==> run R <==
==> flow/design.v <==
`timescale 1ns / 1ps
module sparse_detector #(
    parameter WORD_SIZE = 64
)(
    input  wire [WORD_SIZE-1:0] data_in,
    output wire                 is_zero,     
    output wire                 is_sparse    
);
    assign is_zero = (data_in == {WORD_SIZE{1'b0}});
    function integer count_ones;
        input [WORD_SIZE-1:0] v;
        integer i, cnt;
        begin
            cnt = 0;
            for (i = 0; i < WORD_SIZE; i = i + 1)
                cnt = cnt + v[i];
            count_ones = cnt;
        end
    endfunction
    wire [6:0] ones_count = count_ones(data_in);
    assign is_sparse = (ones_count < (WORD_SIZE / 10));
endmodule
`timescale 1ns / 1ps
module adaptive_pe #(
    parameter integer MAX_WIDTH = 64,
    parameter integer MAX_ACC_WIDTH = 20   
)(
    input  wire                         clk,
    input  wire                         reset,
    input  wire                         ce,
    input  wire                         accumulate,
    input  wire                         test_mode,
    input  wire [2:0]                   precision_mode,
    input  wire [MAX_WIDTH-1:0]         weight_in,
    input  wire [MAX_WIDTH-1:0]         activation_in,
    input  wire [MAX_WIDTH-1:0]         mask_in,
    output reg  [MAX_ACC_WIDTH-1:0]     accumulated_sum,
    output wire                         clock_gated,
    output wire                         computation_skipped,
    output wire [2:0]                   active_precision   
);
    reg [6:0] active_bits;       
    reg [5:0] parallel_ops;      
    reg [8:0] max_value;         
    always @(*) begin
        case (precision_mode)
            3'b000: begin   
                active_bits = 7'd64;
                parallel_ops = 6'd64;
                max_value = 9'd1;
            end
            3'b001: begin   
                active_bits = 7'd64;
                parallel_ops = 6'd32;
                max_value = 9'd3;
            end
            3'b010: begin   
                active_bits = 7'd64;
                parallel_ops = 6'd16;
                max_value = 9'd15;
            end
            3'b011: begin   
                active_bits = 7'd64;
                parallel_ops = 6'd8;
                max_value = 9'd255;
            end
            default: begin   
                active_bits = 7'd64;
                parallel_ops = 6'd64;
                max_value = 9'd1;
            end
        endcase
    end
    assign active_precision = precision_mode;
    wire weight_is_zero, activation_is_zero;
    wire weight_is_sparse, activation_is_sparse;
    sparse_detector #(
        .WORD_SIZE(MAX_WIDTH)
    ) weight_detector (
        .data_in(weight_in),
        .is_zero(weight_is_zero),
        .is_sparse(weight_is_sparse)
    );
    sparse_detector #(
        .WORD_SIZE(MAX_WIDTH)
    ) activation_detector (
        .data_in(activation_in),
        .is_zero(activation_is_zero),
        .is_sparse(activation_is_sparse)
    );
    wire skip_compute = weight_is_zero || activation_is_zero;
    assign computation_skipped = skip_compute && ce;
    wire pe_enable = ce && !skip_compute;
    wire acc_enable = pe_enable || test_mode;
    assign clock_gated = !pe_enable;
    reg [MAX_ACC_WIDTH-1:0] compute_result;
    always @(*) begin
        case (precision_mode)
            3'b000: compute_result = compute_1bit();
            3'b001: compute_result = compute_2bit();
            3'b010: compute_result = compute_4bit();
            3'b011: compute_result = compute_8bit();
            default: compute_result = {MAX_ACC_WIDTH{1'b0}};
        endcase
    end
    function [MAX_ACC_WIDTH-1:0] compute_1bit;
        reg [MAX_WIDTH-1:0] xnor_result;
        integer i, count;
        begin
            xnor_result = ~(weight_in ^ activation_in) & mask_in;
            count = 0;
            for (i = 0; i < MAX_WIDTH; i = i + 1) begin
                count = count + xnor_result[i];
            end
            compute_1bit = count[MAX_ACC_WIDTH-1:0];
        end
    endfunction
    function [MAX_ACC_WIDTH-1:0] compute_2bit;
        integer i;
        reg [1:0] w, a;
        reg [3:0] product;
        integer sum;
        begin
            sum = 0;
            for (i = 0; i < 32; i = i + 1) begin
                w = weight_in[i*2 +: 2];
                a = activation_in[i*2 +: 2];
                product = w * a;   
                sum = sum + product;
            end
            compute_2bit = sum[MAX_ACC_WIDTH-1:0];
        end
    endfunction
    function [MAX_ACC_WIDTH-1:0] compute_4bit;
        integer i;
        reg [3:0] w, a;
        reg [7:0] product;
        integer sum;
        begin
            sum = 0;
            for (i = 0; i < 16; i = i + 1) begin
                w = weight_in[i*4 +: 4];
                a = activation_in[i*4 +: 4];
                product = w * a;   
                sum = sum + product;
            end
            compute_4bit = sum[MAX_ACC_WIDTH-1:0];
        end
    endfunction
    function [MAX_ACC_WIDTH-1:0] compute_8bit;
        integer i;
        reg [7:0] w, a;
        reg [15:0] product;
        integer sum;
        begin
            sum = 0;
            for (i = 0; i < 8; i = i + 1) begin
                w = weight_in[i*8 +: 8];
                a = activation_in[i*8 +: 8];
                product = w * a;   
                sum = sum + product;
            end
            compute_8bit = sum[MAX_ACC_WIDTH-1:0];
        end
    endfunction
    always @(posedge clk or posedge reset) begin
        if (reset) begin
            accumulated_sum <= {MAX_ACC_WIDTH{1'b0}};
        end else if (acc_enable) begin
            if (!accumulate) begin
                accumulated_sum <= {MAX_ACC_WIDTH{1'b0}};
            end else begin
                accumulated_sum <= accumulated_sum + compute_result;
            end
        end
    end
endmodule
==> flow/run.sh <==
#!/bin/bash
# the make line also repeats each setting of config.mk as NAME=value (left out here)
make -C /OpenROAD-flow-scripts/flow DESIGN_CONFIG=/design/flow/config.mk WORK_HOME=/design/flow/orfs CLKGATE_MAP_FILE= finish
==> flow/config.mk <==
export PLATFORM = sky130hd
export DESIGN_NAME = adaptive_pe
export DESIGN_NICKNAME = adaptive_pe
export VERILOG_FILES = /design/flow/design.v
export SDC_FILE = /design/flow/constraint.sdc
export NUM_CORES = 4
export LEC_CHECK = 0
export CAP_MARGIN = 10
export CORE_MARGIN = 7
export CORE_UTILIZATION = 21
export CTS_CLUSTER_DIAMETER = 241
export GPL_TIMING_DRIVEN = 0
export HOLD_SLACK_MARGIN = 0.04
export MAX_ROUTING_LAYER = met4
export PLACE_DENSITY_LB_ADDON = 0.25
export SLEW_MARGIN = 20
export TNS_END_PERCENT = 45
==> flow/constraint.sdc <==
create_clock -name core_clock -period 8.44 [get_ports {clk}]
set_input_delay 1.6880 -clock core_clock [delete_from_list [all_inputs] [get_ports {clk}]]
set_output_delay 1.6880 -clock core_clock [all_outputs]
set_load 0.01 [all_outputs]
==> run Y: changes against run R <==
CAP_MARGIN = 20   (was 10)
CORE_MARGIN = 2   (was 7)
CORE_UTILIZATION = 72   (was 21)
CTS_CLUSTER_DIAMETER = 215   (was 241)
CTS_CLUSTER_SIZE = 41   (was not set)
GPL_TIMING_DRIVEN = not set   (was 0)
HOLD_SLACK_MARGIN = not set   (was 0.04)
MAX_ROUTING_LAYER = not set   (was met4)
PLACE_DENSITY = 0.36   (was not set)
PLACE_DENSITY_LB_ADDON = not set   (was 0.25)
TNS_END_PERCENT = not set   (was 45)
==> flow/constraint.sdc (replaced) <==
create_clock -name core_clock -period 11.5 [get_ports {clk}]
set_input_delay 2.3000 -clock core_clock [delete_from_list [all_inputs] [get_ports {clk}]]
set_output_delay 2.3000 -clock core_clock [all_outputs]
set_load 0.01 [all_outputs]
==> qor summary <==
DP Wirelength: run R 144,000 um; run Y 125,000 um
Distinct lib cells used: run R 58; run Y 58
Post-cts hold-fix buffer tally: run R 0; run Y 0
Die extent in x: run R 418 um; run Y 222 um
Number of CTS-inserted buffers: run R 3; run Y 3
Post-place instance area: run R 39,300 um2; run Y 41,300 um2
Worst slack at placement: run R -4700 ps; run Y -1090 ps
Setup repair bufs after CTS: run R 48; run Y 50
Number of standard-cell rows in the floorplan: run R 148; run Y 79
RePlAce Congestion: run R 0.980; run Y 1.26
Placed insts: run R 5,887; run Y 4,849
Placeable Area: run R 162,000 um2; run Y 46,800 um2
Overall die area: run R 175,000 um2; run Y 49,400 um2
Outcome: run R finished with violations; run Y did not finish
Stage where the flow stopped: run R -; run Y global routing (5_1_grt)
Layout check failures: run R negative setup slack; run Y -
Count of input and output buffers: run R 223; run Y 224
Post-cts sizing count: run R 978; run Y 367
Adder and majority cell fraction of the synthesized area: run R 70.7%; run Y 70.7%
Ys async rst share: run R 100%; run Y 100%
Synth top cell by count: run R inv_1; run Y inv_1
Pre-Place Util: run R 21.1%; run Y 73.3%
Share of cell area taken by muxes after synthesis: run R 0.0292%; run Y 0.0292%
IO Pins: run R 225; run Y 225
Floorplan die height: run R 418 um; run Y 222 um
